==> job 7895: inputs <==
==> flow/design.v <==
module pe (
    input clk, en,
    input      [7:0] a, b,
    output reg [15:0] out
);
    always @(posedge clk) begin
        if (en) begin
            out <= a*b;
        end else begin  
            out <= 0;
        end
    end
endmodule
module cu_engine (
    input  clk, nrst,
    input  [71:0] filter, 
    input  [23:0] data_in,
    input  [ 8:0] pe_en_ctrl,
    output [15:0] pe_out
);
    reg [23:0] dff [0:1];
    wire [143:0] psum;
    pe pe00 (.clk(clk), .en(pe_en_ctrl[0]), .a(data_in[ 7: 0]), .b(filter[ 7: 0]), .out(psum[15: 0]));
    pe pe10 (.clk(clk), .en(pe_en_ctrl[1]), .a(data_in[15: 8]), .b(filter[15: 8]), .out(psum[31:16]));
    pe pe20 (.clk(clk), .en(pe_en_ctrl[2]), .a(data_in[23:16]), .b(filter[23:16]), .out(psum[47:32]));
    pe pe01 (.clk(clk), .en(pe_en_ctrl[3]), .a(dff[0][ 7: 0]), .b(filter[31:24]), .out(psum[63:48]));
    pe pe11 (.clk(clk), .en(pe_en_ctrl[4]), .a(dff[0][15: 8]), .b(filter[39:32]), .out(psum[79:64]));
    pe pe21 (.clk(clk), .en(pe_en_ctrl[5]), .a(dff[0][23:16]), .b(filter[47:40]), .out(psum[95:80]));
    pe pe02 (.clk(clk), .en(pe_en_ctrl[6]), .a(dff[1][ 7: 0]), .b(filter[55:48]), .out(psum[111: 96]));
    pe pe12 (.clk(clk), .en(pe_en_ctrl[7]), .a(dff[1][15: 8]), .b(filter[63:56]), .out(psum[127:112]));
    pe pe22 (.clk(clk), .en(pe_en_ctrl[8]), .a(dff[1][23:16]), .b(filter[71:64]), .out(psum[143:128]));
    always @(posedge clk) begin
        if (!nrst) begin
            dff[0] <= 0;
            dff[1] <= 0;
        end else begin
            dff[0] <= data_in;
            dff[1] <= dff[0]; 
        end
    end
    assign pe_out = psum[15:0] + psum[31:16] + psum[47:32] + psum[63:48] + psum[79:64] + psum[95:80] + psum[111:96] + psum[127:112] + psum[143:128];
endmodule
==> flow/run.sh <==
#!/bin/bash
# the make line also repeats each setting of config.mk as NAME=value (left out here)
make -C /OpenROAD-flow-scripts/flow DESIGN_CONFIG=/design/flow/config.mk WORK_HOME=/design/flow/orfs CLKGATE_MAP_FILE= finish
==> flow/config.mk <==
export PLATFORM = sky130hd
export DESIGN_NAME = cu_engine
export DESIGN_NICKNAME = cu_engine
export VERILOG_FILES = /design/flow/design.v
export SDC_FILE = /design/flow/constraint.sdc
export NUM_CORES = 4
export LEC_CHECK = 0
export CAP_MARGIN = 20
export CORE_MARGIN = 2
export CORE_UTILIZATION = 72
export CTS_CLUSTER_DIAMETER = 202
export CTS_CLUSTER_SIZE = 41
export MAX_ROUTING_LAYER = met4
export PLACE_DENSITY = 0.66
export SETUP_SLACK_MARGIN = 0.4
export SLEW_MARGIN = 20
==> flow/constraint.sdc <==
create_clock -name core_clock -period 5.19 [get_ports {clk}]
set_input_delay 1.0380 -clock core_clock [delete_from_list [all_inputs] [get_ports {clk}]]
set_output_delay 1.0380 -clock core_clock [all_outputs]
set_load 0.01 [all_outputs]
==> job 7602 (differences from job 7895) <==
Settings changed: CORE_UTILIZATION 72 to 66, CTS_CLUSTER_DIAMETER 202 to 330, CTS_CLUSTER_SIZE 41 to 99, MAX_ROUTING_LAYER met4 to unset, PLACE_DENSITY 0.66 to 0.35, SETUP_SLACK_MARGIN 0.4 to unset, TNS_END_PERCENT set to 5.
==> flow/constraint.sdc (replaced) <==
create_clock -name core_clock -period 3.81 [get_ports {clk}]
set_input_delay 0.7620 -clock core_clock [delete_from_list [all_inputs] [get_ports {clk}]]
set_output_delay 0.7620 -clock core_clock [all_outputs]
set_load 0.01 [all_outputs]
==> results <==
Overall power after layout: job 7895 19.62 mW; job 7602 27.02 mW
Sequential cell area: job 7895 3850 um^2; job 7602 3846 um^2
Reg2reg start: job 7895 dff[0][19]$_SDFF_PN0_; job 7602 dff[0][21]$_SDFF_PN0_
Sum of negative setup slack: job 7895 -4.934 ns; job 7602 -45.14 ns
Final layout net count: job 7895 4119; job 7602 4299
Pwr Density: job 7895 612.7 nW/um^2; job 7602 807.1 nW/um^2
Outcome: job 7895 finished with violations; job 7602 finished with violations
Layout check failures: job 7895 setup timing; job 7602 setup timing
GRT met2 Usage: job 7895 64.65%; job 7602 58.62%
Clock group share of total power: job 7895 6.7%; job 7602 6.6%
# placed instances: job 7895 3676; job 7602 3930
Clock buffers and inverters, area share: job 7895 1.801%; job 7602 1.711%
Worst supply voltage drop on vdd: job 7895 1864 uV; job 7602 2362 uV
Final std cells w/o fill: job 7895 3729; job 7602 3968
Largest stage delay, worst path: job 7895 0.61 ns; job 7602 0.53 ns
Violation count after the first detailed-route iteration: job 7895 1141; job 7602 926
Total inserted antenna cells: job 7895 1; job 7602 4
Worst Hold End: job 7895 dff[1][0]$_SDFF_PN0_; job 7602 dff[1][7]$_SDFF_PN0_
Placement-stage worst setup slack: job 7895 -0.4780 ns; job 7602 -1.588 ns
Vias in the first global route: job 7895 23280; job 7602 23430
Max Used Layer: job 7895 met4; job 7602 met5
Flop share of the area: job 7895 12.02%; job 7602 11.49%
Logic cell area: job 7895 21530 um^2; job 7602 21700 um^2
Worst setup slack after layout: job 7895 -0.7707 ns; job 7602 -1.704 ns
Critical-path cell with the highest stage delay: job 7895 fa_2; job 7602 fa_1
Initial antenna violation count: job 7895 1; job 7602 7
Power drawn by the combinational cells: job 7895 16.4 mW; job 7602 22.7 mW
Least-Margin Pin Slew: job 7895 0.5506 ns; job 7602 0.4763 ns
No activity file was given, so power comes from the tool's default toggle rates.
